==> 07-04 <==
==> flow/design.v <==
`timescale 1ns / 1ps
module DilatedCausal1DConv #(
    parameter integer DILATION_FACTOR = 2,
    parameter integer KERNEL_SIZE = 3,
    parameter integer INPUT_CHANNELS = 16,
    parameter integer OUTPUT_CHANNELS = 16
)(
    input clk,
    input reset,
    input wire [INPUT_CHANNELS*8-1:0] x,  
    output reg [OUTPUT_CHANNELS*8-1:0] y,  
    input h_write,
    input [7:0] h_index_channel,
    input [7:0] h_index_filter,
    input [7:0] h_value    
    );
    localparam integer TAPS = DILATION_FACTOR*(KERNEL_SIZE-1) + 1;
    reg signed [7:0] h [0:INPUT_CHANNELS*KERNEL_SIZE-1];        
    reg signed [7:0] x_delay [0:INPUT_CHANNELS*TAPS-1];          
    reg signed [15:0] mul [0:INPUT_CHANNELS*KERNEL_SIZE-1];
    reg signed [15:0] sum [0:OUTPUT_CHANNELS-1];
    integer i,j;
    always @(posedge clk or posedge reset) begin
        if(reset) begin
        for(i = 0; i <= INPUT_CHANNELS-1; i= i+1) begin
            for (j = 0; j <= (DILATION_FACTOR*(KERNEL_SIZE-1)); j = j + 1) begin
                x_delay[i*TAPS+j] <= 8'sh0;
            end           
        end
    end
        else begin
        for(i = 0; i <= INPUT_CHANNELS-1; i= i+1) begin
            for(j=(DILATION_FACTOR*(KERNEL_SIZE-1)); j>0; j=j-1) begin
                x_delay[i*TAPS+j] <= x_delay[i*TAPS+j-1];
            end
            x_delay[i*TAPS] <= x[i*8 +: 8];
        end
    end
end
    always @ (posedge clk or posedge reset) begin  
        if(reset) begin
            for(i = 0; i <= INPUT_CHANNELS-1; i= i+1) begin
                for(j=0; j<KERNEL_SIZE; j=j+1) begin
                    h[i*KERNEL_SIZE+j] <= 8'd1 + j;
                end
            end
        end
        else begin
            for(i = 0; i <= INPUT_CHANNELS-1; i= i+1) begin
                for(j=0; j<KERNEL_SIZE; j=j+1) begin
                    if(h_write == 1 && h_index_channel == i && h_index_filter == j) begin
                        h[i*KERNEL_SIZE+j] <= h_value;
                    end
                end
            end
        end
    end    
always @(*) begin
    for(i = 0; i <= INPUT_CHANNELS-1; i= i+1) begin
        sum[i] = 0;
        for (j = 0; j < KERNEL_SIZE; j = j + 1) begin
            sum[i] = sum[i] + mul[i*KERNEL_SIZE+j];
        end
     end
end
always @(*) begin
    for(i = 0; i <= INPUT_CHANNELS-1; i= i+1) begin
        for(j=0; j< KERNEL_SIZE; j = j + 1) begin
            mul[i*KERNEL_SIZE+j] = x_delay[i*TAPS+DILATION_FACTOR * j] * h[i*KERNEL_SIZE+j];
        end
    end
end
always @(posedge clk or posedge reset) begin
    if (reset) begin
        for(i = 0; i <= OUTPUT_CHANNELS-1; i= i+1) begin
            y[i*8 +: 8] <= 8'sh0;
        end
    end
    else begin
        for(i = 0; i <= OUTPUT_CHANNELS-1; i= i+1) begin
            if(sum[i] >= 127) begin
                y[i*8 +: 8] <= 8'd127;
            end
            else if(sum[i] <=-128) begin
                y[i*8 +: 8] <= -8'd128;
            end
            else begin
                y[i*8 +: 8] <= sum[i][7:0];
            end
        end    
    end
end
endmodule
==> flow/run.sh <==
#!/bin/bash
# the make line also repeats each setting of config.mk as NAME=value (left out here)
make -C /OpenROAD-flow-scripts/flow DESIGN_CONFIG=/design/flow/config.mk WORK_HOME=/design/flow/orfs CLKGATE_MAP_FILE= finish
==> flow/config.mk <==
export PLATFORM = sky130hd
export DESIGN_NAME = DilatedCausal1DConv
export DESIGN_NICKNAME = DilatedCausal1DConv
export VERILOG_FILES = /design/flow/design.v
export SDC_FILE = /design/flow/constraint.sdc
export NUM_CORES = 4
export LEC_CHECK = 0
export ABC_AREA = 0
export CAP_MARGIN = 35
export CORE_ASPECT_RATIO = 1.03
export CORE_MARGIN = 2
export CORE_UTILIZATION = 72
export CTS_CLUSTER_DIAMETER = 267
export CTS_CLUSTER_SIZE = 37
export MAX_ROUTING_LAYER = met5
export PLACE_DENSITY = 0.95
export SETUP_SLACK_MARGIN = -0.42
export SLEW_MARGIN = 20
==> flow/constraint.sdc <==
create_clock -name core_clock -period 6.14 [get_ports {clk}]
set_input_delay 1.2280 -clock core_clock [delete_from_list [all_inputs] [get_ports {clk}]]
set_output_delay 1.2280 -clock core_clock [all_outputs]
set_load 0.01 [all_outputs]
==> inputs of 08-21, as changes to 07-04 <==
==> flow/config.mk (replaced) <==
export PLATFORM = sky130hd
export DESIGN_NAME = DilatedCausal1DConv
export DESIGN_NICKNAME = DilatedCausal1DConv
export VERILOG_FILES = /design/flow/design.v
export SDC_FILE = /design/flow/constraint.sdc
export NUM_CORES = 4
export LEC_CHECK = 0
export ABC_AREA = 0
export CAP_MARGIN = 15
export CORE_ASPECT_RATIO = 1.17
export CORE_MARGIN = 2
export CORE_UTILIZATION = 72
export CTS_CLUSTER_DIAMETER = 44
export CTS_CLUSTER_SIZE = 37
export MAX_ROUTING_LAYER = met5
export PLACE_DENSITY_LB_ADDON = 0.18
export SETUP_SLACK_MARGIN = 1.81
export SLEW_MARGIN = 20
export TNS_END_PERCENT = 70
==> flow/constraint.sdc (replaced) <==
create_clock -name core_clock -period 6.23 [get_ports {clk}]
set_input_delay 1.2460 -clock core_clock [delete_from_list [all_inputs] [get_ports {clk}]]
set_output_delay 1.2460 -clock core_clock [all_outputs]
set_load 0.01 [all_outputs]
==> results <==
quantity                                                               07-04                     08-21
Outcome                                                       did not finish  finished with violations
Last stage reached                                  global routing (5_1_grt)                         -
Violated checks                                                            -      negative setup slack
Die area                                                           0.225 mm²                 0.225 mm²
Placement-stage worst setup slack                                   -1.08 ns                 -0.834 ns
FP Rows                                                                  175                       186
Maximum number of buffers from clock root to sink                          3                         4
Post-DP Area                                                       0.180 mm²                 0.180 mm²
Inst Count DP                                                          20100                     20100
DIE WIDTH                                                             468 µm                    439 µm
Post-CTS setup buffers                                                    72                       195
Vertical die size                                                     482 µm                    513 µm
Core box area                                                      0.220 mm²                 0.220 mm²
Post-cts sizing count                                                    395                       951
Share of the core filled by cells before placement                     0.723                     0.725
H-Tree Level Count                                                         2                         4

========
==> run a <==
Starts from the design.v that is shown in full above.
clock: 3.86 ns
lec_check: 0
abc_area: 0
cap_margin: 20
core_margin: 2
core_utilization: 72
cts_cluster_diameter: 397
cts_cluster_size: 13
hold_slack_margin: -0.09
place_density: 0.4
setup_slack_margin: 1.14
slew_margin: 20
run.sh (not shown) runs the stock make flow with config.mk's settings and CLKGATE_MAP_FILE=.
==> run b: changes against run a <==
Settings changed: ABC_AREA 0 to default, CTS_CLUSTER_DIAMETER 397 to 345, HOLD_SLACK_MARGIN -0.09 to default, PLACE_DENSITY 0.4 to default, SETUP_SLACK_MARGIN 1.14 to default.
==> flow/constraint.sdc (replaced) <==
create_clock -name core_clock -period 5.48 [get_ports {clk}]
set_input_delay 1.0960 -clock core_clock [delete_from_list [all_inputs] [get_ports {clk}]]
set_output_delay 1.0960 -clock core_clock [all_outputs]
set_load 0.01 [all_outputs]
==> run c: changes against run a <==
Settings changed: ABC_AREA 0 to default, CORE_UTILIZATION 72 to 40, CTS_CLUSTER_DIAMETER 397 to default, CTS_CLUSTER_SIZE 13 to default, GPL_TIMING_DRIVEN from default to 0, HOLD_SLACK_MARGIN -0.09 to default, PLACE_DENSITY 0.4 to default, SETUP_SLACK_MARGIN 1.14 to default, TNS_END_PERCENT from default to 55.
==> flow/constraint.sdc (replaced) <==
create_clock -name core_clock -period 5.24 [get_ports {clk}]
set_input_delay 1.0480 -clock core_clock [delete_from_list [all_inputs] [get_ports {clk}]]
set_output_delay 1.0480 -clock core_clock [all_outputs]
set_load 0.01 [all_outputs]
==> run d: changes against run a <==
Settings changed: ABC_AREA 0 to default, CELL_PAD_IN_SITES_DETAIL_PLACEMENT from default to 2, CORE_ASPECT_RATIO from default to 0.59, CORE_MARGIN 2 to 7, CORE_UTILIZATION 72 to 39, CTS_CLUSTER_DIAMETER 397 to default, CTS_CLUSTER_SIZE 13 to 94, HOLD_SLACK_MARGIN -0.09 to default, MIN_ROUTING_LAYER from default to met1, PLACE_DENSITY 0.4 to default, PLACE_DENSITY_LB_ADDON from default to 0.22, SETUP_SLACK_MARGIN 1.14 to -0.3.
==> flow/constraint.sdc (replaced) <==
create_clock -name core_clock -period 5.91 [get_ports {clk}]
set_input_delay 1.1820 -clock core_clock [delete_from_list [all_inputs] [get_ports {clk}]]
set_output_delay 1.1820 -clock core_clock [all_outputs]
set_load 0.01 [all_outputs]
==> Changelog: implementation <==
### Metrics

* Finish-stage setup viols at 128
* Filler Cell Count at 36.7k
* Final worst-path cycle share at 1.34
* Blocking Checks: setup timing
* Setup ws final at -1.76 ns
* Outcome: finished with violations
The numbers above come from run c.

==> Changelog: implementation <==
### Metrics

* Blocking Checks: setup timing
* Post_cts resized at 1,089
* Synth mux share at 0.0252
* CP max stage cell: fa_2
* Finish-stage setup viols at 128
* Setup ws final at -1.49 ns
* Outcome: finished with violations
* Compound-cell area share of the yosys netlist at 0.0267
* Final worst-path cycle share at 1.27
* Met3 usage at 0.0625
* Area-dominant class: multi-input combinational cells
* Filler Cell Count at 10.7k
The numbers above come from run b.

==> Changelog: implementation <==
### Metrics

* Outcome: finished with violations
* Blocking Checks: setup timing
* Critical path endpoint: y[74]
* Final worst-path cycle share at 1.78
* Setup ws final at -3.03 ns
* Final non-filler cell total at 20.8k
* Filler Cell Count at 10.7k
* Finish-stage setup viols at 128
The numbers above come from run a.

==> Changelog: implementation <==
## Flow update

* Stopping stage: global routing (5_1_grt)
* Total I/O pin count at 283
* Dominant register cell: dfrtp_1
* Outcome: aborted with a tool error
* Syn avg cell area at 10.5 um^2
* Cell count in the Yosys report at 15.1k
The numbers above come from run d.


========
==> 01-16: inputs <==
RTL: the design.v shown in full above, as it stands there.
export LEC_CHECK = 0
export ABC_AREA = 0
export CAP_MARGIN = 35
export CORE_ASPECT_RATIO = 1.17
export CORE_MARGIN = 2
export CORE_UTILIZATION = 72
export CTS_CLUSTER_DIAMETER = 29
export CTS_CLUSTER_SIZE = 37
export MAX_ROUTING_LAYER = met5
export PLACE_DENSITY = 0.35
export SETUP_SLACK_MARGIN = 1.81
export SLEW_MARGIN = 20
export TNS_END_PERCENT = 70
create_clock -name core_clock -period 6.23 [get_ports {clk}]
==> 09-08 (differences from 01-16) <==
Settings changed: ABC_AREA 0 to default, CAP_MARGIN 35 to 20, CORE_ASPECT_RATIO 1.17 to default, CORE_UTILIZATION 72 to 69, CTS_CLUSTER_DIAMETER 29 to default, CTS_CLUSTER_SIZE 37 to 99, MAX_ROUTING_LAYER met5 to default, PLACE_DENSITY 0.35 to default, SETUP_SLACK_MARGIN 1.81 to default, TNS_END_PERCENT 70 to default.
==> flow/constraint.sdc (replaced) <==
create_clock -name core_clock -period 7.01 [get_ports {clk}]
set_input_delay 1.4020 -clock core_clock [delete_from_list [all_inputs] [get_ports {clk}]]
set_output_delay 1.4020 -clock core_clock [all_outputs]
set_load 0.01 [all_outputs]
==> results.cfg <==
; physical design summary
[detailed_routing]
totalWireLength_mm = 385
detail_route.first_pass.iterations = 6

[final_layout]
clkbuf_count = 182
n_all_buffers = 683

[power_and_ir_drop]
swShare_pct = 31.2
comb_power_share_pct = 22.1

[worst_setup_path]
max_stage_delay_ns = 0.56
r2r.worst_path.cells = 24

[floorplan]
design.core.area_sq_um = 230000

[grt]
grt_antenna_before_repair = 35

[place]
placedInstanceArea_sq_um = 168000

[outcome]
outcome = complete, no violations
That was 09-08.
==> results.cfg <==
; physical design summary
[outcome]
outcome = failed layout checks
layout.failed_checks = negative setup slack

[final_timing]
post-route-worst-setup-slack_ns = -0.921
timing.final.setup_violations = 126

[power_and_ir_drop]
comb_power_share_pct = 22.4

[grt]
grt_antenna_before_repair = 41
That was 01-16.
